==> design.v <==
module data_source (
    input wire clk,
    input wire rst_n,
    output reg fifo_write_valid,
    output reg [8:0] fifo_write_data,
    input wire fifo_write_ready,
    output reg lcd_resetn
);
localparam MAX_CMDS = 69;
reg [8:0] init_cmd[MAX_CMDS:0];
localparam INIT_RESET   = 4'd0;
localparam INIT_PREPARE = 4'd1;
localparam INIT_WAKEUP  = 4'd2;
localparam INIT_SNOOZE  = 4'd3;
localparam INIT_WORKING = 4'd4;
localparam SEND_PIXEL_H = 4'd5;
localparam SEND_PIXEL_L = 4'd6;
localparam FRAME_DONE   = 4'd7;
localparam CNT_100MS = 32'd2700000;
localparam CNT_120MS = 32'd3240000;
localparam CNT_200MS = 32'd5400000;
reg [3:0] init_state;
reg [6:0] cmd_index;
reg [31:0] delay_cnt;
reg [15:0] pixel_cnt;
reg [15:0] pixel_data;
reg [3:0] frame_cmd_index;
localparam LCD_WIDTH = 240;
localparam LCD_HEIGHT = 135;
localparam PIXEL_COUNT = LCD_WIDTH * LCD_HEIGHT;
localparam COLOR_BLUE  = 16'h001F;
localparam COLOR_GREEN = 16'h07E0;
localparam COLOR_RED   = 16'hF800;
localparam CMD_CASET = 9'h02A;
localparam CMD_RASET = 9'h02B;
localparam CMD_RAMWR = 9'h02C;
initial begin
    init_cmd[0] = 9'h036;
    init_cmd[1] = 9'h170;
    init_cmd[2] = 9'h03A;
    init_cmd[3] = 9'h105;
    init_cmd[4] = 9'h0B2;
    init_cmd[5] = 9'h10C;
    init_cmd[6] = 9'h10C;
    init_cmd[7] = 9'h100;
    init_cmd[8] = 9'h133;
    init_cmd[9] = 9'h133;
    init_cmd[10] = 9'h0B7;
    init_cmd[11] = 9'h135;
    init_cmd[12] = 9'h0BB;
    init_cmd[13] = 9'h119;
    init_cmd[14] = 9'h0C0;
    init_cmd[15] = 9'h12C;
    init_cmd[16] = 9'h0C2;
    init_cmd[17] = 9'h101;
    init_cmd[18] = 9'h0C3;
    init_cmd[19] = 9'h112;
    init_cmd[20] = 9'h0C4;
    init_cmd[21] = 9'h120;
    init_cmd[22] = 9'h0C6;
    init_cmd[23] = 9'h10F;
    init_cmd[24] = 9'h0D0;
    init_cmd[25] = 9'h1A4;
    init_cmd[26] = 9'h1A1;
    init_cmd[27] = 9'h0E0;
    init_cmd[28] = 9'h1D0;
    init_cmd[29] = 9'h104;
    init_cmd[30] = 9'h10D;
    init_cmd[31] = 9'h111;
    init_cmd[32] = 9'h113;
    init_cmd[33] = 9'h12B;
    init_cmd[34] = 9'h13F;
    init_cmd[35] = 9'h154;
    init_cmd[36] = 9'h14C;
    init_cmd[37] = 9'h118;
    init_cmd[38] = 9'h10D;
    init_cmd[39] = 9'h10B;
    init_cmd[40] = 9'h11F;
    init_cmd[41] = 9'h123;
    init_cmd[42] = 9'h0E1;
    init_cmd[43] = 9'h1D0;
    init_cmd[44] = 9'h104;
    init_cmd[45] = 9'h10C;
    init_cmd[46] = 9'h111;
    init_cmd[47] = 9'h113;
    init_cmd[48] = 9'h12C;
    init_cmd[49] = 9'h13F;
    init_cmd[50] = 9'h144;
    init_cmd[51] = 9'h151;
    init_cmd[52] = 9'h12F;
    init_cmd[53] = 9'h11F;
    init_cmd[54] = 9'h11F;
    init_cmd[55] = 9'h120;
    init_cmd[56] = 9'h123;
    init_cmd[57] = 9'h021;
    init_cmd[58] = 9'h029;
    init_cmd[59] = 9'h02A;
    init_cmd[60] = 9'h100;
    init_cmd[61] = 9'h128;
    init_cmd[62] = 9'h101;
    init_cmd[63] = 9'h117;
    init_cmd[64] = 9'h02B;
    init_cmd[65] = 9'h100;
    init_cmd[66] = 9'h135;
    init_cmd[67] = 9'h100;
    init_cmd[68] = 9'h1BB;
    init_cmd[69] = 9'h02C;
end
always @(posedge clk or negedge rst_n) begin
    if (!rst_n) begin
        init_state <= INIT_RESET;
        cmd_index <= 0;
        delay_cnt <= 0;
        pixel_cnt <= 0;
        pixel_data <= 0;
        frame_cmd_index <= 0;
        lcd_resetn <= 0;
        fifo_write_valid <= 0;
        fifo_write_data <= 0;
    end else begin
        fifo_write_valid <= 0;
        case (init_state)
            INIT_RESET: begin
                lcd_resetn <= 0;
                if (delay_cnt == CNT_100MS) begin
                    delay_cnt <= 0;
                    init_state <= INIT_PREPARE;
                    lcd_resetn <= 1;
                end else begin
                    delay_cnt <= delay_cnt + 1;
                end
            end
            INIT_PREPARE: begin
                if (delay_cnt == CNT_200MS) begin
                    delay_cnt <= 0;
                    init_state <= INIT_WAKEUP;
                end else begin
                    delay_cnt <= delay_cnt + 1;
                end
            end
            INIT_WAKEUP: begin
                if (fifo_write_ready && !fifo_write_valid) begin
                    fifo_write_valid <= 1;
                    fifo_write_data <= 9'h011;
                    init_state <= INIT_SNOOZE;
                end
            end
            INIT_SNOOZE: begin
                if (delay_cnt == CNT_120MS) begin
                    delay_cnt <= 0;
                    cmd_index <= 0;
                    init_state <= INIT_WORKING;
                end else begin
                    delay_cnt <= delay_cnt + 1;
                end
            end
            INIT_WORKING: begin
                if (cmd_index <= MAX_CMDS) begin
                    if (fifo_write_ready && !fifo_write_valid) begin
                        fifo_write_valid <= 1;
                        fifo_write_data <= init_cmd[cmd_index];
                        cmd_index <= cmd_index + 1;
                    end
                end else begin
                    init_state <= SEND_PIXEL_H;
                    pixel_cnt <= 0;
                end
            end
            SEND_PIXEL_H: begin
                if (pixel_cnt < PIXEL_COUNT) begin
                    if (pixel_cnt < (PIXEL_COUNT / 3))
                        pixel_data <= COLOR_BLUE;
                    else if (pixel_cnt < (PIXEL_COUNT * 2 / 3))
                        pixel_data <= COLOR_GREEN;
                    else
                        pixel_data <= COLOR_RED;
                    if (fifo_write_ready && !fifo_write_valid) begin
                        fifo_write_valid <= 1;
                        fifo_write_data <= {1'b1, pixel_data[15:8]};
                        init_state <= SEND_PIXEL_L;
                    end
                end else begin
                    init_state <= FRAME_DONE;
                    frame_cmd_index <= 0;
                end
            end
            SEND_PIXEL_L: begin
                if (fifo_write_ready && !fifo_write_valid) begin
                    fifo_write_valid <= 1;
                    fifo_write_data <= {1'b1, pixel_data[7:0]};
                    pixel_cnt <= pixel_cnt + 1;
                    init_state <= SEND_PIXEL_H;
                end
            end
            FRAME_DONE: begin
                if (fifo_write_ready && !fifo_write_valid) begin
                    fifo_write_valid <= 1;
                    case (frame_cmd_index)
                        4'd0: fifo_write_data <= CMD_CASET;
                        4'd1: fifo_write_data <= 9'h100;
                        4'd2: fifo_write_data <= 9'h128;
                        4'd3: fifo_write_data <= 9'h101;
                        4'd4: fifo_write_data <= 9'h117;
                        4'd5: fifo_write_data <= CMD_RASET;
                        4'd6: fifo_write_data <= 9'h100;
                        4'd7: fifo_write_data <= 9'h135;
                        4'd8: fifo_write_data <= 9'h100;
                        4'd9: fifo_write_data <= 9'h1BB;
                        4'd10: fifo_write_data <= CMD_RAMWR;
                    endcase
                    if (frame_cmd_index == 4'd10) begin
                        frame_cmd_index <= 0;
                        pixel_cnt <= 0;
                        init_state <= SEND_PIXEL_H;
                    end else begin
                        frame_cmd_index <= frame_cmd_index + 1;
                    end
                end
            end
            default: init_state <= INIT_RESET;
        endcase
    end
end
endmodule
module fifo #(
    parameter DEPTH = 16,
    parameter WIDTH = 9
) (
    input wire clk,
    input wire rst_n,
    input wire read_ready,
    output wire read_valid,
    output reg [WIDTH-1:0] read_data,
    output wire write_ready,
    input wire write_valid,
    input wire [WIDTH-1:0] write_data
);
localparam PTR_BITS = $clog2(DEPTH);
reg [WIDTH-1:0] data [DEPTH-1:0];
reg [PTR_BITS:0] wr_ptr, rd_ptr;
wire [PTR_BITS:0] n = wr_ptr - rd_ptr;
integer i;
always @(posedge clk or negedge rst_n) begin
    if (!rst_n) begin
        for (i = 0; i < DEPTH; i = i + 1) begin
            data[i] <= 0;
        end
        wr_ptr <= 0;
        rd_ptr <= 0;
        read_data <= 0;
    end else begin
        if (write_valid && write_ready) begin
            data[wr_ptr[PTR_BITS-1:0]] <= write_data;
            wr_ptr <= wr_ptr + 1;
        end
        if (read_valid && read_ready) begin
            read_data <= data[rd_ptr[PTR_BITS-1:0]];
            rd_ptr <= rd_ptr + 1;
        end
    end
end
assign read_valid = (n != 0);
assign write_ready = (n != DEPTH);
endmodule
module serializer(
    input clk,
    input rst_n,
    input fifo_valid,         
    input [8:0] fifo_data,   
    output fifo_read_ready,   
    output reg CS,          
    output reg SCLK,       
    output reg D_C,          
    output reg SDA          
);
    localparam IDLE  = 2'd0;
    localparam LOAD  = 2'd1;
    localparam SHIFT = 2'd2;
    localparam DONE  = 2'd3;
    reg [1:0] state;
    reg [7:0] shift_reg;  
    reg [2:0] crt;   
    assign fifo_read_ready = (state == IDLE);
    always @(posedge clk or negedge rst_n) begin
        if (!rst_n) begin
            state     <= IDLE;
            shift_reg <= 8'd0;
            crt   <= 0;
            CS        <= 1;  
            SCLK      <= 0;
            D_C       <= 0;
            SDA       <= 0;
        end else begin
            case (state)
                IDLE: begin
                    CS   <= 1;
                    SCLK <= 0;
                    if (fifo_valid) begin
                        state <= LOAD;
                    end
                end
                LOAD: begin
                    D_C       <= fifo_data[8];  
                    shift_reg <= fifo_data[7:0];
                    crt <= 3'd7;  
                    CS        <= 0;  
                    state     <= SHIFT;
                end
                SHIFT: begin                 
                    if (SCLK == 0) begin
                        SCLK <= 1;
                        SDA  <= shift_reg[crt];
                    end else begin
                        SCLK <= 0;
                        if (crt == 0)
                            state <= DONE;
                        else
                            crt <= crt - 1;
                    end
                end
                DONE: begin
                    CS    <= 1; 
                    state <= IDLE;
                end
                default: state <= IDLE;
            endcase
        end
    end
endmodule
module lcd_driver_top (
    input  wire clk,
    input  wire rst_n,
    output wire lcd_resetn,
    output wire lcd_cs,
    output wire lcd_dc,
    output wire lcd_sclk,
    output wire lcd_sda
);
wire ds_fifo_write_valid;
wire [8:0] ds_fifo_write_data;
wire ds_fifo_write_ready;
wire fifo_serial_read_valid;
wire [8:0] fifo_serial_read_data;
wire fifo_serial_read_ready;
data_source data_source_inst (
    .clk(clk),
    .rst_n(rst_n),
    .fifo_write_valid(ds_fifo_write_valid),
    .fifo_write_data(ds_fifo_write_data),
    .fifo_write_ready(ds_fifo_write_ready),
    .lcd_resetn(lcd_resetn)
);
fifo #(
    .DEPTH(16),
    .WIDTH(9)
) fifo_inst (
    .clk(clk),
    .rst_n(rst_n),
    .read_ready(fifo_serial_read_ready),
    .read_valid(fifo_serial_read_valid),
    .read_data(fifo_serial_read_data),
    .write_ready(ds_fifo_write_ready),
    .write_valid(ds_fifo_write_valid),
    .write_data(ds_fifo_write_data)
);
serializer serializer_inst (
    .clk(clk),
    .rst_n(rst_n),
    .fifo_valid(fifo_serial_read_valid),
    .fifo_data(fifo_serial_read_data),
    .fifo_read_ready(fifo_serial_read_ready),
    .CS(lcd_cs),
    .SCLK(lcd_sclk),
    .D_C(lcd_dc),
    .SDA(lcd_sda)
);
endmodule
==> run.sh <==
#!/bin/bash
# the make line also repeats each setting of config.mk as NAME=value (left out here)
make -C /OpenROAD-flow-scripts/flow DESIGN_CONFIG=/design/flow/config.mk WORK_HOME=/design/flow/orfs CLKGATE_MAP_FILE= finish
==> config.mk <==
export PLATFORM = sky130hd
export DESIGN_NAME = lcd_driver_top
export DESIGN_NICKNAME = lcd_driver_top
export VERILOG_FILES = /design/flow/design.v
export SDC_FILE = /design/flow/constraint.sdc
export NUM_CORES = 4
export LEC_CHECK = 0
export CAP_MARGIN = 20
export CORE_MARGIN = 2
export CORE_UTILIZATION = 61
export CTS_CLUSTER_SIZE = 31
export HOLD_SLACK_MARGIN = 0.3
export SETUP_SLACK_MARGIN = 1.04
export SLEW_MARGIN = 20
==> constraint.sdc <==
create_clock -name core_clock -period 4.16 [get_ports {clk}]
set_input_delay 0.8320 -clock core_clock [delete_from_list [all_inputs] [get_ports {clk}]]
set_output_delay 0.8320 -clock core_clock [all_outputs]
set_load 0.01 [all_outputs]
==> results.json, run 1 <==
{
  "status": "finished clean",
  "drt-vias-per-instance": 6.769,
  "path_class": "reg -> reg",
  "postSynthAreaPerCell_sq_um": 10.73,
  "core_region_area_sq_mm": 0.02257,
  "pg_comb_mw": 0.0561,
  "fp_nets": 1330,
  "p_clk_mw": 2.79,
  "synthCells": 1301,
  "root_buffer": "clkbuf_16",
  "dieWidth_um": 155.3,
  "htree_levels": 1,
  "finClkSkew_ns": 0.01854,
  "hold_viol": 0,
  "seq_cell_power_mw": 2.56,
  "critPathRequiredTime_ns": 4.57,
  "xor_share_pct": 2.554,
  "gp_congestion": 0.8919,
  "p_sw_share_pct": 19.77,
  "internal_power_mw": 4.337,
  "synth.area.mux_share_pct": 13.89,
  "critical_path.slowest_cell": "or4_4",
  "fmax_mhz": 322.3,
  "critPathCapture": "fifo_inst.data[1][4]",
  "slew_headroom_pct": 22.36,
  "drtIter0Drc": 1194,
  "power_frac_seq_pct": 47.3,
  "pwr-share-comb_pct": 1.0,
  "cpPeakStageDelay_ns": 0.46,
  "fin_crit_ns": 3.103,
  "yosys-stat-cells": 1301,
  "top_cell_area_share_pct": 46.60,
  "ys.flops": 263,
  "synthesis.area_sq_mm": 0.01396,
  "dieArea_sq_mm": 0.02411,
  "clk_path_buf_depth": 3,
  "warnings": 48,
  "cp-startpoint": "fifo_inst.rd_ptr[3]",
  "synthTopCellsByCount": "dfrtp_1 (260), mux2_2 (155), nand2_1 (91)",
  "overflow": 0,
  "antenna_found_initial": 0,
  "die_h_um": 155.3,
  "maxPowerGroup": "the clock network",
  "timing.setup.tns_ns": 0,
  "p_switching_mw": 1.069,
  "fin_crit_sh_pct": 74.59,
  "worstMarginPinSlew_ns": 1.162,
  "ant_nets": 0,
  "worstPathMaxFanout": 15,
  "pin_count": 7,
  "synth-edff-count": 0,
  "grt_util_all_layers_pct": 30.23,
  "final_core_utilization_pct": 68.84,
  "setup_viol": 0,
  "cp_top_family": "simple AND/OR/NAND/NOR gates",
  "cts.clk_slew.worst_paths_ns": 0.06,
  "cp-start-kind": "register",
  "ys_top_logic_family": "AND-OR/OR-AND gates",
  "nets": 1320,
  "ir_drop_uv": 303.9,
  "wirelength_um": 37090,
  "cap_violations": 0,
  "synth_cell_types": 86,
  "synth.most_common_cell": "dfrtp_1",
  "drtPass1Iterations": 6,
  "ys_area_sq_mm": 0.01396,
  "power_frac_clock_pct": 51.6,
  "cts.sinks": 263,
  "n_antenna_cell": 0,
  "ys_seq_share_pct": 47.17,
  "path_buffers": 2,
  "simple_gate_share_pct": 14.70,
  "grt_pass1_vias": 10180,
  "grt_start_max_net_pins": 102,
  "yosysTopAreaCell": "dfrtp_1",
  "power.density_mw_per_mm2": 347.9,
  "adder_share_pct": 2.420,
  "cp_cell_sequence": "inv_1, buf_6, ha_2, xor3_1, or4_4, a211oi_4, nor4_2, nand2_2, mux2_2",
  "r2r-start": "fifo_inst.rd_ptr[3]",
  "crit_arrival_ns": 3.51,
  "p_leak_nw": 7.174,
  "clock_latency_ns": 0.54,
  "reg2reg_depth": 9,
  "port_buffers": 6,
  "tritoncts": "yes",
  "syn_to_final_growth_pct": 11.30,
  "numCtsBuffers": 28,
  "grt_first_pass_wirelength_um": 57450,
  "synthAoiAreaFrac_pct": 15.93,
  "regToRegEndpoint": "fifo_inst.data[1][4]",
  "vias": 10810,
  "cp_num_cells": 9,
  "hold_path_class": "in -> async",
  "topCellsByArea": "dfrtp_1 (47%), mux2_2 (13%), nand2_1 (2.4%)",
  "row_count": 55,
  "synth_warnings": 4,
  "flop_cell": "dfrtp_1",
  "postCtsHoldBufs": 0,
  "async_flop_share_pct": 100.0,
  "wire_per_inst_um": 23.23,
  "slew_violations": 0,
  "worst-r2r-setup-slack_ns": 1.06,
  "route.detailed.drc": 0,
  "dp_hpwl_um": 23840,
  "rsz0062_at_grt": "yes",
  "end_kind": "register",
  "initial_core_util_pct": 61.85
}
metal layers:
metal | up-vias | routed length, um | global-route usage [%]
li1 | 4841 | - | -
met1 | 5481 | 16290 | 44.34
met2 | 434 | 17280 | 48.28
met3 | 54 | 2830 | 4.457
met4 | 0 | 700 | 6.597
met5 | - | 0 | 0
timing repair:
item / 4_1_cts / 5_1_grt
cloned: 1 / 8
resized: 5 / 15
setup endpoints to repair: 71 / 184
buffers inserted: 0 / 8
pin swaps: 1 / 4
per-stage QoR:
step                      instance area [sq um]  total power, mW  hold WS [ns]  worst slack [ns]  std cells
after detailed placement                  14250            2.665        0.4630            0.9120       1529
after CTS                                 15330            5.450        0.3591            0.9739       1581
final                                     15540            5.405        0.3198             1.057       1597
after global placement                    14250            2.665        0.4591            0.9305       1529
after global routing                      15540            5.554        0.3725            0.9645       1597
after floorplan                           13970            2.606        0.4391             1.068       1301
cell type report:
| cell class | instances | area, sq um |
|---|---|---|
| repair buffers | 39 | 341.6 |
| clock buffers | 37 | 795.8 |
| well taps | 285 | 356.6 |
| fillers | 1717 | 7033 |
| clock inverters | 14 | 247.7 |
| flip-flops and latches | 263 | 6590 |
| multi-input cells | 928 | 7088 |
| inverters | 31 | 118.9 |
==> inputs of run 2 (changes only) <==
Settings changed: ABC_AREA set to 1, CORE_UTILIZATION 61 to 71, CTS_CLUSTER_SIZE 31 to unset, HOLD_SLACK_MARGIN 0.3 to unset, SETUP_SLACK_MARGIN 1.04 to unset.
Clock period 4.16 ns to 2.11 ns, I/O delays scaled along.
==> run 2 against run 1 <==
Effect of this change:
- the run now fails in global routing (5_1_grt)
- synthesized area increased by 3.5%
- die area decreased by 11%
- synthesized cell count rose by 50%
==> results.json, run 2 <==
{
  "flop_cell": "dfrtp_1",
  "haltStage": "global routing (5_1_grt)",
  "grt_util_all_layers_pct": 84.76,
  "die_h_um": 146.6,
  "synth_warnings": 4,
  "synthCells": 1946,
  "ys_area_sq_mm": 0.01444,
  "dp_cells": 2243,
  "overflow": 91,
  "yosysTopAreaCell": "dfrtp_1",
  "row_count": 52,
  "simple_gate_share_pct": 33.44,
  "adder_share_pct": 2.339,
  "dp_hpwl_um": 27800,
  "synth-edff-count": 0,
  "numCtsBuffers": 27,
  "topCellsByArea": "dfrtp_1 (45%), nand2_1 (18%), nand3_1 (4.7%)",
  "core_region_area_sq_mm": 0.02010,
  "clk_path_buf_depth": 3,
  "htree_levels": 1,
  "gp_congestion": 0.9846,
  "synthTopCellsByCount": "nand2_1 (691), dfrtp_1 (260), nor2_1 (175)",
  "pin_count": 7,
  "synth.most_common_cell": "nand2_1",
  "synthesis.area_sq_mm": 0.01444,
  "ys_top_logic_family": "simple AND/OR/NAND/NOR gates",
  "dp_slack_ns": -0.5443,
  "synth_cell_types": 46,
  "status": "aborted with a tool error",
  "root_buffer": "clkbuf_16",
  "cts.sinks": 263,
  "error": "[ERROR GRT-0232] Routing congestion too high. Check the congestion heatmap in the GUI.",
  "dieWidth_um": 146.6,
  "synthAoiAreaFrac_pct": 10.21,
  "postSynthAreaPerCell_sq_um": 7.422,
  "ys.flops": 263,
  "initial_core_util_pct": 71.84,
  "fp_nets": 1975,
  "ys_seq_share_pct": 45.59,
  "yosys-stat-cells": 1946,
  "top_cell_area_share_pct": 45.05,
  "xor_share_pct": 2.062,
  "port_buffers": 6,
  "synth.area.mux_share_pct": 0,
  "dieArea_sq_mm": 0.02150,
  "async_flop_share_pct": 100.0
}
==> run 2: metrics by stage <==
stage	area (sq um)	setup TNS, ns
after CTS	17480	-9.316
after detailed placement	15260	-30.64
after global placement	15260	-15.69
after floorplan	14450	0
==> run 2: layer usage <==
| metal | track usage (%) | GRT overflow |
|---|---|---|
| met3 | 73.19 | 2 |
| met1 | 85.09 | 5 |
| met4 | 85.19 | 41 |
| met5 | 55.45 | 0 |
| met2 | 95.89 | 43 |
==> run 2: repair_timing <==
action | in CTS
gates resized | 177
endpoints found under the setup margin | 179
hold buffers | 1
gates cloned | 37
pin swaps | 45
hold endpoints to repair | 53
buffers inserted | 16
==> inputs of run 3 (changes only) <==
Settings changed: ABC_AREA 1 to unset, CELL_PAD_IN_SITES_DETAIL_PLACEMENT set to 0, CELL_PAD_IN_SITES_GLOBAL_PLACEMENT set to 0, CORE_UTILIZATION 71 to 72, CTS_CLUSTER_SIZE set to 51, GPL_ROUTABILITY_DRIVEN set to 0, MIN_ROUTING_LAYER set to met1, SETUP_SLACK_MARGIN set to -0.16, SLEW_MARGIN 20 to 35.
Clock period 2.11 ns to 2.87 ns, I/O delays scaled along.
==> run 3 against run 2 <==
Effect of this change:
- die area shrank 4.6%
- synthesized area decreased by 3.3%
- synthesized cell count decreased by 33%
- now fails the layout checks on setup timing
==> results.json, run 3 <==
{
  "status": "failed layout checks",
  "so_faults": "setup timing",
  "cp_cell_sequence": "buf_4, inv_1, ha_1, buf_4, a222oi_1, a211oi_1, a21oi_1, nand3_1, mux2_2",
  "overflow": 0,
  "power_frac_seq_pct": 51.6,
  "postSynthAreaPerCell_sq_um": 10.73,
  "final_core_utilization_pct": 81.69,
  "htree_levels": 1,
  "ys_seq_share_pct": 47.17,
  "grt_first_pass_wirelength_um": 58880,
  "reg2reg_depth": 9,
  "yosys-stat-cells": 1301,
  "row_count": 50,
  "crit_arrival_ns": 3.42,
  "power.density_mw_per_mm2": 465.3,
  "cts_resized": 0,
  "wirelength_um": 36580,
  "topCellsByArea": "dfrtp_1 (47%), mux2_2 (13%), nand2_1 (2.4%)",
  "synth.most_common_cell": "dfrtp_1",
  "critPathRequiredTime_ns": 3.33,
  "ir_drop_uv": 470.2,
  "hold-path-cell-count": 1,
  "power_frac_clock_pct": 47.2,
  "hold_viol": 0,
  "cp_top_family": "AND-OR/OR-AND gates",
  "path_class": "reg -> reg",
  "die_h_um": 143.3,
  "wire_per_inst_um": 23.09,
  "slew_headroom_pct": 39.43,
  "seq_cell_power_mw": 3.71,
  "fp_nets": 1330,
  "adder_share_pct": 2.420,
  "warnings": 45,
  "dp_hpwl_um": 23190,
  "slew_violations": 0,
  "synthAoiAreaFrac_pct": 15.93,
  "pwr-share-comb_pct": 1.2,
  "seqCellArea_sq_mm": 0.006585,
  "drt-vias-per-instance": 6.932,
  "initial_core_util_pct": 73.89,
  "synthTopCellsByCount": "dfrtp_1 (260), mux2_2 (155), nand2_1 (91)",
  "layout.area.comb_sq_mm": 0.006935,
  "ys.flops": 263,
  "worst-r2r-setup-slack_ns": -0.09,
  "pg_comb_mw": 0.0831,
  "flop_cell": "dfrtp_1",
  "worstMarginPinSlew_ns": 0.9085,
  "clk_path_buf_depth": 3,
  "synth-edff-count": 0,
  "p_sw_share_pct": 21.40,
  "drtPass1Iterations": 8,
  "fin_crit_sh_pct": 103.1,
  "nets": 1334,
  "rsz0062_at_grt": "yes",
  "synth_cell_types": 86,
  "cp-startpoint": "fifo_inst.rd_ptr[0]",
  "final.fill_count": 1148,
  "synth.area.mux_share_pct": 13.89,
  "critical_path.slowest_cell": "a211oi_1",
  "cap_violations": 0,
  "vias": 10980,
  "simple_gate_share_pct": 14.70,
  "yosysTopAreaCell": "dfrtp_1",
  "root_buffer": "clkbuf_16",
  "p_switching_mw": 1.537,
  "syn_to_final_growth_pct": 10.55,
  "end_kind": "register",
  "hold_path_startpoint": "data_source_inst.delay_cnt[31]",
  "finalWorstSetupSlack_ns": -0.08938,
  "grt_pass1_vias": 10930,
  "dieWidth_um": 143.3,
  "finClkSkew_ns": 0.01070,
  "drtIter0Drc": 1371,
  "dp_slack_ns": 0.01073,
  "fmax_mhz": 337.9,
  "hold_path_end": "data_source_inst.delay_cnt[31]",
  "synth_warnings": 4,
  "ys_top_logic_family": "AND-OR/OR-AND gates",
  "antenna_found_initial": 0,
  "timing.critical_path.mode_cell": "buf_4",
  "path_buffers": 3,
  "cts.sinks": 263,
  "grt_start_max_net_pins": 82,
  "n_antenna_cell": 0,
  "whs_ns": 0.4931,
  "port_buffers": 6,
  "placed_area_sq_mm": 0.01459,
  "cp_num_cells": 9,
  "p_leak_nw": 7.180,
  "pin_count": 7,
  "cts.clk_slew.worst_paths_ns": 0.06,
  "synthesis.area_sq_mm": 0.01396,
  "grt_util_all_layers_pct": 36.66,
  "clock_latency_ns": 0.53,
  "internal_power_mw": 5.644,
  "xor_share_pct": 2.554,
  "cts_setup_buffers": 0,
  "tritoncts": "yes",
  "ant_nets": 0,
  "synthCells": 1301,
  "setup_viol": 82,
  "worstPathMaxFanout": 13,
  "route.detailed.drc": 0,
  "ys_area_sq_mm": 0.01396,
  "regToRegEndpoint": "fifo_inst.read_data[5]",
  "async_flop_share_pct": 100.0,
  "fin_crit_ns": 2.959,
  "critPathCapture": "fifo_inst.read_data[5]",
  "cp-start-kind": "register",
  "dieArea_sq_mm": 0.02052,
  "r2r-start": "fifo_inst.rd_ptr[0]",
  "numCtsBuffers": 27,
  "core_region_area_sq_mm": 0.01889,
  "hold_path_class": "reg -> reg",
  "top_cell_area_share_pct": 46.60,
  "postLayoutCellArea_sq_mm": 0.01543,
  "cpPeakStageDelay_ns": 0.73,
  "p_clk_mw": 3.39,
  "maxPowerGroup": "sequential cells"
}
-- run 3: final cells by class --
type | instances | area share, %
Timing Repair Buffer | 63 | 4.102
Clock buffer | 38 | 4.905
Clock inverter | 10 | 0.5270
Sequential cell | 263 | 42.67
Multi-Input combinational cell | 919 | 44.94
Inverter | 31 | 0.7540
Tap cell | 260 | 2.108
-- run 3: through the flow --
stage	instances	total power, mW	setup TNS [ns]
6_report	1584	7.181	-1.558
5_1_grt	1584	7.367	-17.50
4_1_cts	1584	7.185	-0.9378
3_5_place_dp	1535	3.863	0
3_3_place_gp	1535	3.862	0
2_1_floorplan	1301	3.777	-11.53
-- run 3: per-layer routing --
layer	up-vias	track usage [%]	part of all wire (%)
li1	4855	-	-
met1	5430	48.72	40
met2	565	60.21	48
met3	130	5.231	7.1
met4	0	16.82	4.8
met5	-	0	0
-- run 3: what timing repair did --
action	in CTS	in global routing
endpoints found under the setup margin	0	1
endpoints found under the hold margin	5	0
hold buffers	1	0
==> inputs of run 4 (changes only) <==
Settings changed: ABC_AREA set to 1, CELL_PAD_IN_SITES_DETAIL_PLACEMENT 0 to unset, CELL_PAD_IN_SITES_GLOBAL_PLACEMENT 0 to unset, CTS_CLUSTER_SIZE 51 to unset, GPL_ROUTABILITY_DRIVEN 0 to unset, MIN_ROUTING_LAYER met1 to unset, PLACE_DENSITY set to 0.43, SETUP_SLACK_MARGIN -0.16 to unset, SLEW_MARGIN 35 to 20.
Clock period 2.87 ns to 2.36 ns, I/O delays scaled along.
==> run 4 against run 3 <==
Effect of this change:
- the layout still fails its checks (setup timing)
- wire length up 17%
- setup slack got worse by 0.020 ns
- power increased by 24%
- sequential power grew 22%
- combinational power is 29% higher
- clock skew increased by 0.019 ns
- highest routed layer unchanged
==> results.json, run 4 <==
{
  "status": "failed layout checks",
  "so_faults": "setup timing",
  "critPathCapture": "fifo_inst.read_data[2]",
  "yosys-stat-cells": 1946,
  "p_switching_mw": 1.873,
  "pg_comb_mw": 0.107,
  "synthCells": 1946,
  "cp_top_family": "simple AND/OR/NAND/NOR gates",
  "finalWorstSetupSlack_ns": -0.1093,
  "critPathRequiredTime_ns": 2.85,
  "reg2reg_depth": 12,
  "htree_levels": 1,
  "gp_congestion": 0.9556,
  "path_buffers": 2,
  "internal_power_mw": 7.029,
  "row_count": 51,
  "p_leak_nw": 7.672,
  "dp_cells": 2197,
  "synth_cell_types": 46,
  "hold_viol": 0,
  "path_class": "reg -> reg",
  "critical_path.slowest_cell": "nor2_1",
  "antenna_found_initial": 0,
  "p_sw_share_pct": 21.04,
  "initial_core_util_pct": 73.73,
  "cap_violations": 0,
  "crit_arrival_ns": 2.96,
  "fp_nets": 1975,
  "postSynthAreaPerCell_sq_um": 7.422,
  "worstMarginPinSlew_ns": 0.9724,
  "port_buffers": 6,
  "async_flop_share_pct": 100.0,
  "worst-r2r-setup-slack_ns": -0.11,
  "slew_headroom_pct": 34.93,
  "cp_num_cells": 12,
  "clk_path_buf_depth": 3,
  "cpPeakStageDelay_ns": 0.75,
  "grt_first_pass_wirelength_um": 65350,
  "dieArea_sq_mm": 0.02121,
  "power_frac_clock_pct": 48.2,
  "die_h_um": 145.6,
  "top_cell_area_share_pct": 45.05,
  "ys.flops": 263,
  "topCellsByArea": "dfrtp_1 (45%), nand2_1 (18%), nand3_1 (4.7%)",
  "ys_top_logic_family": "simple AND/OR/NAND/NOR gates",
  "flop_cell": "dfrtp_1",
  "final.fill_count": 1265,
  "synth_warnings": 4,
  "fin_crit_sh_pct": 104.6,
  "pin_count": 7,
  "numCtsBuffers": 25,
  "yosysTopAreaCell": "dfrtp_1",
  "synthesis.area_sq_mm": 0.01444,
  "warnings": 46,
  "ir_drop_uv": 670.2,
  "maxPowerGroup": "sequential cells",
  "core_region_area_sq_mm": 0.01959,
  "synth.most_common_cell": "nand2_1",
  "nets": 2001,
  "synthAoiAreaFrac_pct": 10.21,
  "worstPathMaxFanout": 10,
  "r2r-start": "fifo_inst.rd_ptr[1]",
  "synthTopCellsByCount": "nand2_1 (691), dfrtp_1 (260), nor2_1 (175)",
  "root_buffer": "clkbuf_16",
  "stdcell_count": 2255,
  "tritoncts": "yes",
  "timing.setup.tns_ns": -0.6628,
  "wirelength_um": 42800,
  "end_kind": "register",
  "power.density_mw_per_mm2": 555.2,
  "rsz0062_at_grt": "yes",
  "pwr-share-comb_pct": 1.2,
  "grt_pass1_vias": 13080,
  "clock_latency_ns": 0.56,
  "cp-startpoint": "fifo_inst.rd_ptr[1]",
  "adder_share_pct": 2.339,
  "power_frac_seq_pct": 50.6,
  "simple_gate_share_pct": 33.44,
  "wire_per_inst_um": 18.98,
  "drtPass1Iterations": 6,
  "grt_util_all_layers_pct": 37.70,
  "vias": 13960,
  "synth.area.mux_share_pct": 0,
  "fin_crit_ns": 2.469,
  "finClkSkew_ns": 0.02934,
  "slew_violations": 0,
  "setup_viol": 20,
  "syn_to_final_growth_pct": 11.01,
  "timing.critical_path.mode_cell": "nand2_1",
  "grt_start_max_net_pins": 60,
  "ant_nets": 0,
  "seq_cell_power_mw": 4.51,
  "route.detailed.drc": 0,
  "cts.clk_slew.worst_paths_ns": 0.06,
  "power_mw": 8.902,
  "hold_path_class": "in -> async",
  "drt-vias-per-instance": 6.191,
  "dieWidth_um": 145.6,
  "ys_area_sq_mm": 0.01444,
  "dp_hpwl_um": 27450,
  "p_clk_mw": 4.29,
  "regToRegEndpoint": "fifo_inst.read_data[2]",
  "cts.sinks": 263,
  "overflow": 0,
  "xor_share_pct": 2.062,
  "ys_seq_share_pct": 45.59,
  "n_antenna_cell": 0,
  "synth-edff-count": 0,
  "cp-start-kind": "register",
  "drtIter0Drc": 1580,
  "fmax_mhz": 405.0,
  "cp_cell_sequence": "inv_2, ha_1, inv_1, nor2_1, nand2_1, nand2_1, nor2_1, nand4_1, nor2_1, nand2_1, nand2_1, nand2_1"
}
run 4: layer usage:
layer  global-route usage (%)  wire, um  vias to the layer above  part of all wire (%)
met1                    50.07     16120                     6490                    38
met5                        0         0                        -                     0
met4                    17.70      2699                        0                   6.3
met2                    61.54     19830                      911                    46
met3                    5.862      4144                      224                   9.7
li1                         -         -                     6335                     -
run 4: area by class of cell:
| type | instances | area, sq um | area share [%] |
|---|---|---|---|
| Clock buffer | 36 | 737.0 | 4.596 |
| Clock inverter | 9 | 135.1 | 0.8428 |
| Inverter | 157 | 589.3 | 3.675 |
| Multi-Input combinational cell | 1465 | 7073 | 44.11 |
| Sequential cell | 263 | 6585 | 41.07 |
| Tap cell | 265 | 331.6 | 2.068 |
| Timing Repair Buffer | 60 | 583.1 | 3.636 |
run 4: metrics by stage:
stage / hold WS [ns] / util, % / cell area (sq um) / setup slack (ns)
global route: 0.4672 / 81.85 / 16030 / -0.1836
finish: 0.4174 / 81.85 / 16030 / -0.1093
floorplan: 0.1764 / - / 14440 / 0.2452
detailed placement: 0.4023 / 76.11 / 14910 / -0.04530
global placement: 0.3975 / 76.11 / 14910 / 0.1019
CTS: 0.4387 / 80.69 / 15810 / -0.05748
run 4: repair_timing:
action / 4_1_cts / 5_1_grt
cloned: 0 / 4
hold buffers: 1 / 0
pin swaps: 0 / 3
endpoints found under the setup margin: 30 / 163
hold endpoints to repair: 40 / 0
setup buffers: 0 / 8
gates resized: 4 / 22
==> inputs of run 5 (changes only) <==
Settings changed: ABC_AREA 1 to unset, CELL_PAD_IN_SITES_DETAIL_PLACEMENT set to 0, CELL_PAD_IN_SITES_GLOBAL_PLACEMENT set to 0, CORE_UTILIZATION 72 to 66, CTS_CLUSTER_SIZE set to 41, GPL_ROUTABILITY_DRIVEN set to 0, MIN_ROUTING_LAYER set to met1, PLACE_DENSITY 0.43 to unset, SETUP_SLACK_MARGIN set to 0.82, SLEW_MARGIN 20 to 35.
Clock period 2.36 ns to 3.45 ns, I/O delays scaled along.
==> run 5 against run 4 <==
Effect of this change:
- the run now finishes clean
- final cell count down 28%
- clock power down 29%
- synthesized cell count down 33%
- wire length down 8.7%
- flip-flop count unchanged
- non-clock buffer count up 8
- die area up 5.3%
- core utilization down 3.0 points
==> results.json, run 5 <==
{
  "critical_path.slowest_cell": "or4_4",
  "core_region_area_sq_mm": 0.02089,
  "layout.area.comb_sq_mm": 0.007834,
  "path_class": "reg -> reg",
  "synthAoiAreaFrac_pct": 15.93,
  "slew_violations": 0,
  "yosys-stat-cells": 1301,
  "postSynthAreaPerCell_sq_um": 10.73,
  "grt_first_pass_wirelength_um": 59720,
  "initial_core_util_pct": 66.83,
  "power.density_mw_per_mm2": 375.4,
  "wire_per_inst_um": 24.06,
  "cp_cell_sequence": "inv_6, ha_4, a21o_1, or4_4, a211o_4, and3_4, nand3_4, mux2_2",
  "setup_viol": 0,
  "p_sw_share_pct": 21.23,
  "finClkSkew_ns": 0.01747,
  "overflow": 0,
  "root_buffer": "clkbuf_16",
  "port_buffers": 6,
  "postLayoutCellArea_sq_mm": 0.01646,
  "drtIter0Drc": 1234,
  "worstMarginPinSlew_ns": 1.278,
  "row_count": 53,
  "cp-start-kind": "register",
  "xor_share_pct": 2.554,
  "route.detailed.drc": 0,
  "ys_top_logic_family": "AND-OR/OR-AND gates",
  "p_switching_mw": 1.312,
  "synthTopCellsByCount": "dfrtp_1 (260), mux2_2 (155), nand2_1 (91)",
  "seqCellArea_sq_mm": 0.006589,
  "simple_gate_share_pct": 14.70,
  "placed_area_sq_mm": 0.01446,
  "p_clk_mw": 3.03,
  "synth_cell_types": 86,
  "dp_slack_ns": 0.4705,
  "hold_path_class": "in -> async",
  "cap_violations": 0,
  "syn_to_final_growth_pct": 17.93,
  "dieArea_sq_mm": 0.02233,
  "cts.sinks": 263,
  "crit_arrival_ns": 3.20,
  "topCellsByArea": "dfrtp_1 (47%), mux2_2 (13%), nand2_1 (2.4%)",
  "htree_levels": 1,
  "yosysTopAreaCell": "dfrtp_1",
  "fin_crit_ns": 2.773,
  "worst-r2r-setup-slack_ns": 0.68,
  "synth.area.mux_share_pct": 13.89,
  "worstPathMaxFanout": 7,
  "final.fill_count": 1278,
  "critPathRequiredTime_ns": 3.88,
  "pwr-share-comb_pct": 1.1,
  "cts.clk_slew.worst_paths_ns": 0.06,
  "vias": 11230,
  "nets": 1356,
  "fin_crit_sh_pct": 80.37,
  "internal_power_mw": 4.868,
  "cp_num_cells": 8,
  "synth-edff-count": 0,
  "n_antenna_cell": 0,
  "ant_nets": 0,
  "cp_top_family": "simple AND/OR/NAND/NOR gates",
  "ys_area_sq_mm": 0.01396,
  "synth.most_common_cell": "dfrtp_1",
  "maxPowerGroup": "sequential cells",
  "die_h_um": 149.4,
  "ys.flops": 263,
  "pg_comb_mw": 0.0684,
  "tritoncts": "yes",
  "grt_pass1_vias": 10730,
  "r2r-start": "fifo_inst.rd_ptr[2]",
  "numCtsBuffers": 28,
  "power_frac_clock_pct": 49.0,
  "drt-vias-per-instance": 6.915,
  "whs_ns": 0.1082,
  "flop_cell": "dfrtp_1",
  "clk_path_buf_depth": 3,
  "regToRegEndpoint": "fifo_inst.data[13][3]",
  "fmax_mhz": 360.7,
  "path_buffers": 1,
  "clock_latency_ns": 0.55,
  "synthCells": 1301,
  "top_cell_area_share_pct": 46.60,
  "cp-startpoint": "fifo_inst.rd_ptr[2]",
  "async_flop_share_pct": 100.0,
  "adder_share_pct": 2.420,
  "dp_hpwl_um": 22980,
  "ir_drop_uv": 372.5,
  "timing.setup.tns_ns": 0,
  "critPathCapture": "fifo_inst.data[13][3]",
  "antenna_found_initial": 0,
  "finalWorstSetupSlack_ns": 0.6773,
  "ys_seq_share_pct": 47.17,
  "warnings": 47,
  "slew_headroom_pct": 14.78,
  "status": "finished clean",
  "p_leak_nw": 7.835,
  "hold_viol": 0,
  "wirelength_um": 39080,
  "power_frac_seq_pct": 49.9,
  "synthesis.area_sq_mm": 0.01396,
  "fp_nets": 1330,
  "grt_start_max_net_pins": 82,
  "grt_util_all_layers_pct": 33.88,
  "pin_count": 7,
  "end_kind": "register",
  "power_mw": 6.180,
  "seq_cell_power_mw": 3.08,
  "drtPass1Iterations": 6,
  "reg2reg_depth": 8,
  "cpPeakStageDelay_ns": 0.52,
  "rsz0062_at_grt": "yes",
  "synth_warnings": 4,
  "dieWidth_um": 149.4
}
[run 5: routing by layer]
| layer | vias to the layer above | wire, um | GRT usage (%) |
|---|---|---|---|
| met5 | - | 0 | 0 |
| met4 | 0 | 1061 | 9.000 |
| met3 | 85 | 3074 | 7.439 |
| met2 | 508 | 18210 | 53.14 |
| met1 | 5692 | 16740 | 48.12 |
| li1 | 4945 | - | - |
[run 5: final cells by class]
cell class | instances | share of cell area (%)
Clock inverter | 13 | 0.8207
Clock buffer | 39 | 4.871
Tap cell | 275 | 2.090
Sequential cell | 263 | 40.02
Inverter | 31 | 0.7371
Multi-Input combinational cell | 935 | 47.58
Timing Repair Buffer | 68 | 3.883
[run 5: timing repair]
action	4_1_cts	5_1_grt
pin swaps	26	12
hold buffers	0	0
resized	69	70
buffers inserted	21	12
cloned	11	6
endpoints found under the setup margin	194	191
[run 5: through the flow]
step | instances | utilization (%)
after floorplan | 1301 | -
after global placement | 1522 | 69.18
after detailed placement | 1522 | 69.21
after CTS | 1606 | 76.36
after global routing | 1624 | 78.82
final | 1624 | 78.82
==> inputs of run 6 (changes only) <==
Settings changed: CELL_PAD_IN_SITES_DETAIL_PLACEMENT 0 to unset, CELL_PAD_IN_SITES_GLOBAL_PLACEMENT 0 to unset, CORE_UTILIZATION 66 to 45, CTS_CLUSTER_SIZE 41 to 100, GPL_ROUTABILITY_DRIVEN 0 to unset, PLACE_DENSITY set to 0.66, SETUP_SLACK_MARGIN 0.82 to -0.44, SLEW_MARGIN 35 to 20.
Clock period 3.45 ns to 5.93 ns, I/O delays scaled along.
==> run 6 against run 5 <==
Effect of this change:
- design area fell by 7.5%
- count of clock-buffer cells in the layout is 5 higher
- critical path depth grew 1
- sequential power is 42% lower
- non-clock buffer count down 50
- critical endpoint is now fifo_inst.data[10][5]
==> results.json, run 6 <==
{
  "status": "finished clean",
  "dp_cells": 1627,
  "vias": 10400,
  "cts.clk_slew.worst_paths_ns": 0.06,
  "p_leak_nw": 6.971,
  "ys.flops": 263,
  "synthesis.area_sq_mm": 0.01396,
  "hold-path-cell-count": 1,
  "dieWidth_um": 180.1,
  "yosys-stat-cells": 1301,
  "numCtsBuffers": 29,
  "regToRegEndpoint": "fifo_inst.data[10][5]",
  "drt-vias-per-instance": 6.186,
  "postLayoutCellArea_sq_mm": 0.01523,
  "postSynthAreaPerCell_sq_um": 10.73,
  "timing.setup.tns_ns": 0,
  "dp_slack_ns": 2.195,
  "topCellsByArea": "dfrtp_1 (47%), mux2_2 (13%), nand2_1 (2.4%)",
  "slew_headroom_pct": 22.83,
  "gp_congestion": 0.8929,
  "final_core_utilization_pct": 49.78,
  "dieArea_sq_mm": 0.03245,
  "power_frac_seq_pct": 49.4,
  "cts_setup_buffers": 0,
  "critPathRequiredTime_ns": 6.36,
  "port_buffers": 6,
  "slew_violations": 0,
  "setup_viol": 0,
  "pg_comb_mw": 0.0371,
  "warnings": 44,
  "fmax_mhz": 263.3,
  "antenna_found_initial": 0,
  "grt_first_pass_wirelength_um": 55950,
  "tritoncts": "yes",
  "fin_crit_ns": 3.798,
  "cp_cell_sequence": "buf_4, inv_1, ha_1, and3b_1, or4_4, a211oi_2, nor2_2, nand4b_2, mux2_2",
  "fin_crit_sh_pct": 64.04,
  "ant_nets": 0,
  "grt_start_max_net_pins": 122,
  "reg2reg_depth": 9,
  "power.density_mw_per_mm2": 238.6,
  "path_buffers": 2,
  "die_h_um": 180.1,
  "cts.sinks": 263,
  "ir_drop_uv": 229.6,
  "cp-startpoint": "fifo_inst.rd_ptr[2]",
  "adder_share_pct": 2.420,
  "worst-r2r-setup-slack_ns": 2.13,
  "crit_arrival_ns": 4.23,
  "drtIter0Drc": 958,
  "critPathCapture": "fifo_inst.data[10][5]",
  "drtPass1Iterations": 7,
  "wire_per_inst_um": 20.34,
  "worstMarginPinSlew_ns": 1.154,
  "hold_path_end": "data_source_inst.delay_cnt[31]",
  "synth.area.mux_share_pct": 13.89,
  "ys_area_sq_mm": 0.01396,
  "cp-start-kind": "register",
  "postCtsHoldBufs": 0,
  "wirelength_um": 34190,
  "end_kind": "register",
  "dp_hpwl_um": 22030,
  "hold_viol": 0,
  "pwr-share-comb_pct": 1.0,
  "overflow": 0,
  "pin_count": 7,
  "cpPeakStageDelay_ns": 0.52,
  "hold_path_startpoint": "data_source_inst.delay_cnt[31]",
  "seq_cell_power_mw": 1.80,
  "synthAoiAreaFrac_pct": 15.93,
  "grt_util_all_layers_pct": 21.00,
  "route.detailed.drc": 0,
  "yosysTopAreaCell": "dfrtp_1",
  "internal_power_mw": 2.880,
  "synth_cell_types": 86,
  "syn_to_final_growth_pct": 9.061,
  "p_switching_mw": 0.7525,
  "power_frac_clock_pct": 49.6,
  "fp_nets": 1330,
  "cap_violations": 0,
  "root_buffer": "clkbuf_16",
  "n_antenna_cell": 0,
  "final.fill_count": 2770,
  "path_class": "reg -> reg",
  "finClkSkew_ns": 0.01508,
  "core_region_area_sq_mm": 0.03059,
  "async_flop_share_pct": 100.0,
  "maxPowerGroup": "sequential cells",
  "cts_resized": 0,
  "ys_top_logic_family": "AND-OR/OR-AND gates",
  "p_clk_mw": 1.80,
  "clk_path_buf_depth": 3,
  "placed_area_sq_mm": 0.01427,
  "synth_warnings": 4,
  "cp_top_family": "simple AND/OR/NAND/NOR gates",
  "clock_latency_ns": 0.55,
  "grt_pass1_vias": 10070,
  "worstPathMaxFanout": 35,
  "synthCells": 1301,
  "r2r-start": "fifo_inst.rd_ptr[2]",
  "hold_path_class": "reg -> reg",
  "rsz0062_at_grt": "no",
  "finalWorstSetupSlack_ns": 2.132,
  "flop_cell": "dfrtp_1",
  "simple_gate_share_pct": 14.70,
  "row_count": 64,
  "cp_num_cells": 9,
  "xor_share_pct": 2.554,
  "synthTopCellsByCount": "dfrtp_1 (260), mux2_2 (155), nand2_1 (91)",
  "power_mw": 3.633,
  "nets": 1291,
  "p_sw_share_pct": 20.71,
  "synth-edff-count": 0,
  "stdcell_count": 1681,
  "whs_ns": 0.4658,
  "critical_path.slowest_cell": "or4_4",
  "synth.most_common_cell": "dfrtp_1",
  "initial_core_util_pct": 45.64,
  "htree_levels": 1,
  "top_cell_area_share_pct": 46.60,
  "ys_seq_share_pct": 47.17
}
## run 6: layer usage
| layer | GRT usage (%) | routed length [um] | vias up |
|---|---|---|---|
| met5 | 0 | 0 | - |
| met4 | 7.226 | 1167 | 0 |
| met3 | 3.032 | 1790 | 71 |
| met2 | 33.36 | 15820 | 311 |
| met1 | 29.57 | 15410 | 5235 |
| li1 | - | - | 4782 |
## run 6: cell type report
cell class | instances | area, sq um | area share, %
clock buffer | 44 | 822.0 | 5.399
multi-input combinational | 919 | 6910 | 45.39
tap | 396 | 495.5 | 3.254
sequential | 263 | 6585 | 43.25
inverter | 31 | 116.4 | 0.7642
clock inverter | 10 | 128.9 | 0.8464
timing repair buffer | 18 | 167.7 | 1.101
==> inputs of run 7 (changes only) <==
Settings changed: ABC_AREA set to 1, CORE_UTILIZATION 45 to 72, CTS_CLUSTER_DIAMETER set to 232, CTS_CLUSTER_SIZE 100 to 15, MIN_ROUTING_LAYER met1 to unset, PLACE_DENSITY 0.66 to unset, PLACE_DENSITY_LB_ADDON set to 0.27, SETUP_SLACK_MARGIN -0.44 to 0.56.
Clock period 5.93 ns to 2.1 ns, I/O delays scaled along.
==> run 7 against run 6 <==
Effect of this change:
- the flow now stops in global routing (5_1_grt)
- synthesized area rose by 3.5%
- die area decreased by 35%
- synthesized cell count rose by 50%
==> results.json, run 7 <==
{
  "status": "aborted with a tool error",
  "haltStage": "global routing (5_1_grt)",
  "error": "[ERROR GRT-0232] Routing congestion too high. Check the congestion heatmap in the GUI.",
  "fp_nets": 1975,
  "xor_share_pct": 2.062,
  "synth_warnings": 4,
  "cts.sinks": 263,
  "ys_area_sq_mm": 0.01444,
  "initial_core_util_pct": 73.73,
  "synth.most_common_cell": "nand2_1",
  "top_cell_area_share_pct": 45.05,
  "postSynthAreaPerCell_sq_um": 7.422,
  "port_buffers": 6,
  "pin_count": 7,
  "synthesis.area_sq_mm": 0.01444,
  "core_region_area_sq_mm": 0.01959,
  "adder_share_pct": 2.339,
  "synth-edff-count": 0,
  "topCellsByArea": "dfrtp_1 (45%), nand2_1 (18%), nand3_1 (4.7%)",
  "clk_path_buf_depth": 3,
  "htree_levels": 1,
  "synthCells": 1946,
  "ys_top_logic_family": "simple AND/OR/NAND/NOR gates",
  "yosys-stat-cells": 1946,
  "grt_util_all_layers_pct": 82.27,
  "overflow": 8,
  "ys.flops": 263,
  "row_count": 51,
  "die_h_um": 145.6,
  "ys_seq_share_pct": 45.59,
  "dieArea_sq_mm": 0.02121,
  "dieWidth_um": 145.6,
  "flop_cell": "dfrtp_1",
  "root_buffer": "clkbuf_16",
  "synthAoiAreaFrac_pct": 10.21,
  "dp_hpwl_um": 28930,
  "async_flop_share_pct": 100.0,
  "synth_cell_types": 46,
  "simple_gate_share_pct": 33.44,
  "numCtsBuffers": 21,
  "synthTopCellsByCount": "nand2_1 (691), dfrtp_1 (260), nor2_1 (175)",
  "gp_congestion": 0.9698,
  "synth.area.mux_share_pct": 0,
  "yosysTopAreaCell": "dfrtp_1"
}
## run 7: layer usage
metal / track usage (%) / GRT overflow
met2: 91.92 / 1
met1: 82.57 / 0
met5: 60.00 / 0
met3: 74.73 / 3
met4: 78.19 / 4
## run 7: through the flow
| stage | util, % | instance area (sq um) | worst slack, ns | cells |
|---|---|---|---|---|
| after floorplan | - | 14700 | 0.1023 | 1946 |
| after global placement | 78.39 | 15360 | 0.02532 | 2229 |
| after detailed placement | 78.39 | 15360 | -0.1285 | 2229 |
| after CTS | 86.00 | 16850 | -0.03572 | 2302 |
## run 7: repair_timing
item                                   CTS
endpoints found under the hold margin   57
setup buffers                           26
gates cloned                            17
resized                                146
hold buffers                             1
pin swaps                               51
setup endpoints to repair              248
==> inputs of run 8 (changes only) <==
Settings changed: ABC_AREA 1 to 0, CELL_PAD_IN_SITES_DETAIL_PLACEMENT set to 0, CELL_PAD_IN_SITES_GLOBAL_PLACEMENT set to 0, CTS_CLUSTER_DIAMETER 232 to 93, CTS_CLUSTER_SIZE 15 to 41, GPL_ROUTABILITY_DRIVEN set to 0, MIN_ROUTING_LAYER set to met1, PLACE_DENSITY_LB_ADDON 0.27 to unset, SETUP_SLACK_MARGIN 0.56 to -0.11, SLEW_MARGIN 20 to 35.
Clock period 2.1 ns to 2.13 ns, I/O delays scaled along.
==> run 8 against run 7 <==
Effect of this change:
- the flow again stops in global routing (5_1_grt)
- die area decreased by 3.2%
- synthesized area decreased by 3.3%
- synthesized cell count decreased by 33%
==> results.json, run 8 <==
{
  "status": "aborted with a tool error",
  "haltStage": "global routing (5_1_grt)",
  "error": "[ERROR GRT-0232] Routing congestion too high. Check the congestion heatmap in the GUI.",
  "numCtsBuffers": 11,
  "dp_cells": 1678,
  "top_cell_area_share_pct": 46.60,
  "xor_share_pct": 2.554,
  "yosys-stat-cells": 1301,
  "pin_count": 7,
  "synth_cell_types": 86,
  "yosysTopAreaCell": "dfrtp_1",
  "cts.sinks": 263,
  "adder_share_pct": 2.420,
  "dp_hpwl_um": 27400,
  "dieArea_sq_mm": 0.02052,
  "synthAoiAreaFrac_pct": 15.93,
  "synth.area.mux_share_pct": 13.89,
  "grt_util_all_layers_pct": 78.49,
  "initial_core_util_pct": 73.89,
  "dp_slack_ns": -0.6037,
  "port_buffers": 6,
  "synthTopCellsByCount": "dfrtp_1 (260), mux2_2 (155), nand2_1 (91)",
  "die_h_um": 143.3,
  "dieWidth_um": 143.3,
  "synth_warnings": 4,
  "simple_gate_share_pct": 14.70,
  "async_flop_share_pct": 100.0,
  "synthesis.area_sq_mm": 0.01396,
  "ys.flops": 263,
  "synthCells": 1301,
  "root_buffer": "clkbuf_16",
  "synth-edff-count": 0,
  "postSynthAreaPerCell_sq_um": 10.73,
  "ys_seq_share_pct": 47.17,
  "flop_cell": "dfrtp_1",
  "topCellsByArea": "dfrtp_1 (47%), mux2_2 (13%), nand2_1 (2.4%)",
  "overflow": 52,
  "ys_area_sq_mm": 0.01396,
  "core_region_area_sq_mm": 0.01889,
  "ys_top_logic_family": "AND-OR/OR-AND gates",
  "synth.most_common_cell": "dfrtp_1",
  "htree_levels": 1,
  "clk_path_buf_depth": 3,
  "placed_area_sq_mm": 0.01591,
  "fp_nets": 1330,
  "row_count": 50
}
-- run 8: routing by layer --
metal  track usage, %  overflow
met1            79.12         0
met2            91.99        13
met3            67.30         2
met4            75.44        37
met5            35.34         0
-- run 8: what timing repair did --
item	in CTS
buffers inserted	22
setup endpoints to repair	205
pin swaps	58
hold buffers	1
cloned	17
endpoints found under the hold margin	48
gates resized	188
-- run 8: per-stage QoR --
stage,TNS [ns],power [mW],util [%],hold slack (ns)
CTS,-91.94,7.823,92.46,0.4356
detailed placement,-100.79,5.208,84.21,0.3691
global placement,-84.53,5.207,84.21,0.3658
floorplan,-119.15,5.089,-,0.1304
==> inputs of run 9 (changes only) <==
Settings changed: ABC_AREA 0 to unset, CELL_PAD_IN_SITES_DETAIL_PLACEMENT 0 to unset, CELL_PAD_IN_SITES_GLOBAL_PLACEMENT 0 to unset, CORE_UTILIZATION 72 to 40, CTS_CLUSTER_DIAMETER 93 to unset, CTS_CLUSTER_SIZE 41 to unset, GPL_ROUTABILITY_DRIVEN 0 to unset, MIN_ROUTING_LAYER met1 to unset, SETUP_SLACK_MARGIN -0.11 to unset, SLEW_MARGIN 35 to 20.
Clock period 2.13 ns to 2.49 ns, I/O delays scaled along.
==> run 9 against run 8 <==
Effect of this change:
- now fails the layout checks on setup timing
- synthesized cell count unchanged
- die area up 77%
- synthesized area unchanged
==> results.json, run 9 <==
{
  "grt_util_all_layers_pct": 21.91,
  "worst-r2r-setup-slack_ns": -0.20,
  "r2r-start": "fifo_inst.rd_ptr[2]",
  "synth_warnings": 4,
  "worstPathMaxFanout": 13,
  "numCtsBuffers": 30,
  "synth.most_common_cell": "dfrtp_1",
  "clk_path_buf_depth": 3,
  "cap_violations": 0,
  "power.density_mw_per_mm2": 522.0,
  "syn_to_final_growth_pct": 23.34,
  "initial_core_util_pct": 40.52,
  "hold_path_class": "in -> async",
  "p_sw_share_pct": 21.75,
  "setup_viol": 179,
  "power_frac_clock_pct": 51.3,
  "vias": 11100,
  "fin_crit_sh_pct": 107.8,
  "synthAoiAreaFrac_pct": 15.93,
  "power_mw": 8.989,
  "drtPass1Iterations": 7,
  "dp_hpwl_um": 24850,
  "grt_pass1_vias": 11020,
  "power_frac_seq_pct": 47.5,
  "so_faults": "setup timing",
  "path_class": "reg -> reg",
  "synth.area.mux_share_pct": 13.89,
  "tritoncts": "yes",
  "slew_headroom_pct": 37.36,
  "slew_violations": 0,
  "flop_cell": "dfrtp_1",
  "p_switching_mw": 1.955,
  "postSynthAreaPerCell_sq_um": 10.73,
  "top_cell_area_share_pct": 46.60,
  "cts.clk_slew.worst_paths_ns": 0.06,
  "fp_nets": 1330,
  "nets": 1418,
  "overflow": 0,
  "row_count": 68,
  "port_buffers": 6,
  "dieWidth_um": 190.8,
  "ys.flops": 263,
  "ys_seq_share_pct": 47.17,
  "critPathCapture": "data_source_inst.pixel_cnt[6]",
  "maxPowerGroup": "the clock network",
  "pin_count": 7,
  "simple_gate_share_pct": 14.70,
  "critPathRequiredTime_ns": 2.94,
  "ir_drop_uv": 634.0,
  "dieArea_sq_mm": 0.03641,
  "cpPeakStageDelay_ns": 0.50,
  "synthTopCellsByCount": "dfrtp_1 (260), mux2_2 (155), nand2_1 (91)",
  "yosysTopAreaCell": "dfrtp_1",
  "async_flop_share_pct": 100.0,
  "whs_ns": 0.3934,
  "gp_congestion": 0.8679,
  "p_clk_mw": 4.61,
  "fmax_mhz": 372.4,
  "cp_cell_sequence": "inv_6, ha_4, a21o_1, or4_4, a211o_4, buf_8, a21oi_4, buf_12, or2_4, o311ai_1",
  "synthCells": 1301,
  "path_buffers": 3,
  "xor_share_pct": 2.554,
  "die_h_um": 190.8,
  "warnings": 45,
  "postLayoutCellArea_sq_mm": 0.01722,
  "htree_levels": 1,
  "dp_slack_ns": -0.2317,
  "hold_viol": 0,
  "fin_crit_ns": 2.685,
  "pwr-share-comb_pct": 1.2,
  "p_leak_nw": 8.102,
  "regToRegEndpoint": "data_source_inst.pixel_cnt[6]",
  "placed_area_sq_mm": 0.01548,
  "cp-startpoint": "fifo_inst.rd_ptr[2]",
  "ys_top_logic_family": "AND-OR/OR-AND gates",
  "status": "failed layout checks",
  "worstMarginPinSlew_ns": 0.9396,
  "end_kind": "register",
  "ys_area_sq_mm": 0.01396,
  "crit_arrival_ns": 3.13,
  "topCellsByArea": "dfrtp_1 (47%), mux2_2 (13%), nand2_1 (2.4%)",
  "cts.sinks": 263,
  "finalWorstSetupSlack_ns": -0.1950,
  "internal_power_mw": 7.034,
  "clock_latency_ns": 0.58,
  "critical_path.slowest_cell": "or4_4",
  "grt_first_pass_wirelength_um": 63200,
  "wirelength_um": 39260,
  "final.fill_count": 3082,
  "route.detailed.drc": 0,
  "antenna_found_initial": 0,
  "synth_cell_types": 86,
  "grt_start_max_net_pins": 60,
  "core_region_area_sq_mm": 0.03446,
  "finClkSkew_ns": 0.01415,
  "cp_top_family": "AND-OR/OR-AND gates",
  "yosys-stat-cells": 1301,
  "drtIter0Drc": 1233,
  "synth-edff-count": 0,
  "reg2reg_depth": 10,
  "ant_nets": 0,
  "adder_share_pct": 2.420,
  "drt-vias-per-instance": 5.945,
  "cp_num_cells": 10,
  "seq_cell_power_mw": 4.27,
  "rsz0062_at_grt": "yes",
  "pg_comb_mw": 0.104,
  "n_antenna_cell": 0,
  "synthesis.area_sq_mm": 0.01396,
  "root_buffer": "clkbuf_16",
  "cp-start-kind": "register",
  "wire_per_inst_um": 21.03
}
[run 9: through the flow]
step	utilization (%)	instances	TNS, ns
after floorplan	-	1301	-50.89
after global placement	44.93	1788	-19.84
after detailed placement	44.93	1788	-26.67
after CTS	49.25	1861	-23.67
after global routing	49.97	1867	-41.30
final	49.97	1867	-23.58
[run 9: repair_timing]
item | CTS | global route
hold buffers | 1 | 0
buffers inserted | 5 | 4
gates resized | 59 | 36
pin swaps | 12 | 9
setup endpoints to repair | 182 | 206
hold endpoints to repair | 30 | 0
cloned | 12 | 2
[run 9: cell type report]
class                   count  area [sq um]  share of cell area (%)
clock buffers              37         817.0                   4.745
clock inverters            18         211.5                   1.228
inverters                  31         121.4                  0.7048
multi-input cells         929          7601                   44.14
flip-flops and latches    263          6585                   38.24
well taps                 455         569.3                   3.306
repair buffers            134          1314                   7.630
[run 9: layer usage]
metal	vias up	GRT usage, %	routed length, um
met4	0	7.335	1442
met1	5588	30.81	17850
met3	82	3.533	2121
met5	-	0	0
li1	5077	-	-
met2	353	34.32	17850
==> inputs of run 10 (changes only) <==
Settings changed: ABC_AREA set to 1, CORE_UTILIZATION 40 to 72, CTS_CLUSTER_SIZE set to 13, PLACE_DENSITY_LB_ADDON set to 0.1.
Clock period 2.49 ns to 2.1 ns, I/O delays scaled along.
==> run 10 against run 9 <==
Effect of this change:
- the flow now stops in global routing (5_1_grt)
- die area shrank 42%
- synthesized area grew 3.5%
- synthesized cell count grew 50%
==> results.json, run 10 <==
{
  "status": "aborted with a tool error",
  "haltStage": "global routing (5_1_grt)",
  "error": "[ERROR GRT-0232] Routing congestion too high. Check the congestion heatmap in the GUI.",
  "synth.most_common_cell": "nand2_1",
  "postSynthAreaPerCell_sq_um": 7.422,
  "core_region_area_sq_mm": 0.01959,
  "simple_gate_share_pct": 33.44,
  "fp_nets": 1975,
  "top_cell_area_share_pct": 45.05,
  "htree_levels": 1,
  "die_h_um": 145.6,
  "topCellsByArea": "dfrtp_1 (45%), nand2_1 (18%), nand3_1 (4.7%)",
  "ys.flops": 263,
  "overflow": 11,
  "synth-edff-count": 0,
  "synthTopCellsByCount": "nand2_1 (691), dfrtp_1 (260), nor2_1 (175)",
  "synthCells": 1946,
  "dieArea_sq_mm": 0.02121,
  "dp_cells": 2234,
  "dp_slack_ns": -0.1942,
  "port_buffers": 6,
  "cts.sinks": 263,
  "root_buffer": "clkbuf_16",
  "initial_core_util_pct": 73.73,
  "clk_path_buf_depth": 3,
  "ys_seq_share_pct": 45.59,
  "synthAoiAreaFrac_pct": 10.21,
  "dp_hpwl_um": 29270,
  "numCtsBuffers": 27,
  "yosys-stat-cells": 1946,
  "synth.area.mux_share_pct": 0,
  "async_flop_share_pct": 100.0,
  "grt_util_all_layers_pct": 79.49,
  "xor_share_pct": 2.062,
  "adder_share_pct": 2.339,
  "flop_cell": "dfrtp_1",
  "synth_cell_types": 46,
  "placed_area_sq_mm": 0.01525,
  "row_count": 51,
  "ys_area_sq_mm": 0.01444,
  "yosysTopAreaCell": "dfrtp_1",
  "synth_warnings": 4,
  "synthesis.area_sq_mm": 0.01444,
  "gp_congestion": 1.041,
  "ys_top_logic_family": "simple AND/OR/NAND/NOR gates",
  "dieWidth_um": 145.6,
  "pin_count": 7
}
-- run 10: repair_timing --
item	CTS
hold buffers	1
resized	115
endpoints found under the hold margin	46
pin swaps	17
setup buffers	16
setup endpoints to repair	182
gates cloned	16
-- run 10: layer usage --
layer,GRT overflow,track usage [%]
met5,1,49.55
met4,2,76.72
met3,3,70.19
met2,5,90.90
met1,0,79.57
No activity file was given, so power comes from the tool's default toggle rates.
